==> inputs of try-raven <==
==> flow/design.v <==
module apb_fifo (
    input  wire                   clk,         
    input  wire                   rst,         
    input  wire                   psel,        
    input  wire [3:0]            paddr,       
    input  wire [31:0]            pwdata,      
    input  wire                   penable,     
    input  wire                   pwrite,      
    output reg  [31:0]            prdata,      
    output reg                    pready       
);
parameter DEPTH = 16;   
parameter idle = 0, check_op = 1, write_data = 2, read_data =3,send_ready = 4;
reg [2:0] state;
reg [3:0] addr ;
 reg [31:0] wdata,rdata;
  reg [31:0] mem [0:15];
reg [3:0] wr_ptr;    
reg [3:0] rd_ptr;    
reg [4:0] count;     
reg [1:0] cwait;
always @(posedge clk or negedge rst) begin
    if (rst == 0) begin
        for(int i = 0; i<16;i++)
        begin
        mem[i] <= 0;
        end
        wr_ptr <= 0;
        rd_ptr <= 0;
        count <= 0;
        pready <= 0;
        state   <= idle;
        pready <= 0;
        prdata <= 0;
        addr   <= 0;
        wdata  <= 0;
        rdata  <= 0;
        cwait  <= 0;
    end else begin
        case(state)
        idle:
        begin
            wr_ptr <= 0;
            rd_ptr <= 0;
            count <= 0;
            pready <= 0;
            prdata <= 0;
            addr   <= 0;
            wdata  <= 0;
            rdata  <= 0;
            cwait  <= 0;
            state <= check_op;
        end
        check_op:
        begin
         if (penable && psel && pwrite && count != 15)
         begin 
            state   <= write_data;
            addr    <= paddr;
            wdata   <= pwdata;
         end
         else if (penable && psel && !pwrite && count != 0)
         begin
            state  <= read_data;
            addr   <= paddr;
         end
         else 
            state  <= check_op;
        end
        write_data:
        begin
            mem[addr] <= wdata;
            if(cwait < 2)
            begin
              state <= write_data;
              cwait <= cwait + 1;
            end
            else
            begin
               cwait <= 0;
               pready <= 1'b1;
               state <= send_ready;
               wr_ptr <= wr_ptr + 1;
               count  <= count  + 1;
            end
        end
        read_data : begin
            rdata <= mem[addr];
            if(cwait < 2)
            begin
              state <= read_data;
              cwait <= cwait + 1;
            end
            else
            begin
               cwait <= 0;
               state <= send_ready;
               pready <= 1'b1;
               prdata <= rdata;
               rd_ptr <= rd_ptr + 1;
               count  <= count  - 1;
            end
        end
        send_ready: begin
           state  <= check_op;
           pready <= 1'b0;    
         end
     endcase
     end
   end  
endmodule
==> flow/run.sh <==
#!/bin/bash
# the make line also repeats each setting of config.mk as NAME=value (left out here)
make -C /OpenROAD-flow-scripts/flow DESIGN_CONFIG=/design/flow/config.mk WORK_HOME=/design/flow/orfs CLKGATE_MAP_FILE= finish
==> flow/config.mk <==
export PLATFORM = sky130hd
export DESIGN_NAME = apb_fifo
export DESIGN_NICKNAME = apb_fifo
export VERILOG_FILES = /design/flow/design.v
export SDC_FILE = /design/flow/constraint.sdc
export NUM_CORES = 4
export LEC_CHECK = 0
export CAP_MARGIN = 20
export CORE_ASPECT_RATIO = 1.17
export CORE_MARGIN = 7
export CORE_UTILIZATION = 24
export CTS_CLUSTER_SIZE = 39
export MIN_ROUTING_LAYER = met2
export PLACE_DENSITY_LB_ADDON = 0.16
export SLEW_MARGIN = 20
==> flow/constraint.sdc <==
create_clock -name core_clock -period 2.01 [get_ports {clk}]
set_input_delay 0.4020 -clock core_clock [delete_from_list [all_inputs] [get_ports {clk}]]
set_output_delay 0.4020 -clock core_clock [all_outputs]
set_load 0.01 [all_outputs]
==> try-amber (differences from try-raven) <==
CAP_MARGIN = 40   (was 20)
CORE_ASPECT_RATIO = default   (was 1.17)
CORE_MARGIN = 2   (was 7)
CORE_UTILIZATION = 72   (was 24)
CTS_CLUSTER_SIZE = 15   (was 39)
MIN_ROUTING_LAYER = default   (was met2)
PLACE_DENSITY_LB_ADDON = default   (was 0.16)
SETUP_SLACK_MARGIN = -0.19   (was default)
==> flow/constraint.sdc (replaced) <==
create_clock -name core_clock -period 1.89 [get_ports {clk}]
set_input_delay 0.3780 -clock core_clock [delete_from_list [all_inputs] [get_ports {clk}]]
set_output_delay 0.3780 -clock core_clock [all_outputs]
set_load 0.01 [all_outputs]
==> impl_metrics.env <==
# flow metrics
export IMPL_run_status="finished with violations"
export IMPL_wl_met3_um=5880
export IMPL_worst_slack_ns=-0.184
export IMPL_setup_violations=548
export IMPL_violations="setup timing"
export IMPL_pwr_share_comb=0.336
-- figures above: try-amber

==> impl_metrics.env <==
# flow metrics
export IMPL_die_height_um=382
export IMPL_post_place_ws_ns=-0.170
export IMPL_setup_violations=28
export IMPL_ant_nets=0
export IMPL_worst_slack_ns=-0.110
export IMPL_violations="setup timing"
export IMPL_run_status="finished with violations"
export IMPL_synth_warnings=2
export IMPL_path_delay_family="AND-OR/OR-AND gates"
export IMPL_pwr_share_comb=0.366
export IMPL_netlist_instances=2086
export IMPL_largest_area_cell="dfrtp_1"
-- figures above: try-raven


* * *

==> build 49 <==
RTL: the design.v shown in full above, as it stands there.
Settings: LEC_CHECK=0, CAP_MARGIN=20, CORE_MARGIN=2, CORE_UTILIZATION=72, CTS_CLUSTER_SIZE=15, SLEW_MARGIN=20; clock period 1.89 ns.
run.sh (not shown) runs the stock make flow with config.mk's settings and CLKGATE_MAP_FILE=.
==> trial 13 (differences from build 49) <==
Settings changed: CELL_PAD_IN_SITES_GLOBAL_PLACEMENT set to 3, CORE_ASPECT_RATIO set to 1.77, CORE_MARGIN 2 to 8, CORE_UTILIZATION 72 to 59, CTS_CLUSTER_DIAMETER set to 75, CTS_CLUSTER_SIZE 15 to 95, PLACE_DENSITY set to 0.67, SETUP_SLACK_MARGIN set to 0.59.
==> flow/constraint.sdc (replaced) <==
create_clock -name core_clock -period 2.12 [get_ports {clk}]
set_input_delay 0.4240 -clock core_clock [delete_from_list [all_inputs] [get_ports {clk}]]
set_output_delay 0.4240 -clock core_clock [all_outputs]
set_load 0.01 [all_outputs]
==> trial 19 (differences from build 49) <==
Settings changed: CAP_MARGIN 20 to 0, CORE_UTILIZATION 72 to 70, CTS_CLUSTER_SIZE 15 to 33.
==> flow/constraint.sdc (replaced) <==
create_clock -name core_clock -period 2.57 [get_ports {clk}]
set_input_delay 0.5140 -clock core_clock [delete_from_list [all_inputs] [get_ports {clk}]]
set_output_delay 0.5140 -clock core_clock [all_outputs]
set_load 0.01 [all_outputs]
==> results <==
Result of the run: build 49 complete, but fails checks; trial 13 aborted with a tool error; trial 19 complete, no violations
Last stage reached: build 49 -; trial 13 global placement without I/O; trial 19 -
Violated checks: build 49 setup timing; trial 13 -; trial 19 -
Final critical-path share of the clock period: build 49 1.07; trial 13 -; trial 19 0.928
Non-clk invs: build 49 12; trial 13 -; trial 19 12
GR Util All Layers: build 49 0.390; trial 13 -; trial 19 0.373
Clock latency reported for the late side of the worst-skew pair: build 49 0.63 ns; trial 13 -; trial 19 0.62 ns
Number of I/O pins: build 49 74; trial 13 -; trial 19 74
Slack of the critical path: build 49 -0.139 ns; trial 13 -; trial 19 0.186 ns
Critical path depth in cells: build 49 6; trial 13 -; trial 19 6
Post-route clock skew: build 49 0.0123 ns; trial 13 -; trial 19 0.0204 ns
Sum of net half-perimeters after detailed placement: build 49 47,000 um; trial 13 -; trial 19 45,200 um
Maximum number of pins on one net before global-route repair: build 49 106; trial 13 -; trial 19 65
Net switching share of the total power: build 49 0.358; trial 13 -; trial 19 0.344
Multi-input gate count: build 49 1,266; trial 13 -; trial 19 1,265
Worst-path clk slew: build 49 0.07 ns; trial 13 -; trial 19 0.07 ns
H-tree levels: build 49 2; trial 13 -; trial 19 2
Combinational Area: build 49 11,900 um^2; trial 13 -; trial 19 11,300 um^2
Full die area: build 49 40,200 um^2; trial 13 54,600 um^2; trial 19 41,400 um^2
Total of clock buffers placed in the layout: build 49 94; trial 13 -; trial 19 87
Smallest hold slack: build 49 0.236 ns; trial 13 -; trial 19 0.416 ns
Kind of path behind the tightest hold check: build 49 primary input to async pin; trial 13 -; trial 19 primary input to async pin
Int Power: build 49 36.2 mW; trial 13 -; trial 19 24.9 mW
Cts bufs inserted: build 49 60; trial 13 -; trial 19 61
Average wire per standard cell: build 49 31.4 um; trial 13 -; trial 19 27.6 um
Via density per instance: build 49 7.19; trial 13 -; trial 19 6.84
CTS Root Buffer Type: build 49 sky130_fd_sc_hd__clkbuf_16; trial 13 -; trial 19 sky130_fd_sc_hd__clkbuf_16
No activity file was given, so power comes from the tool's default toggle rates.
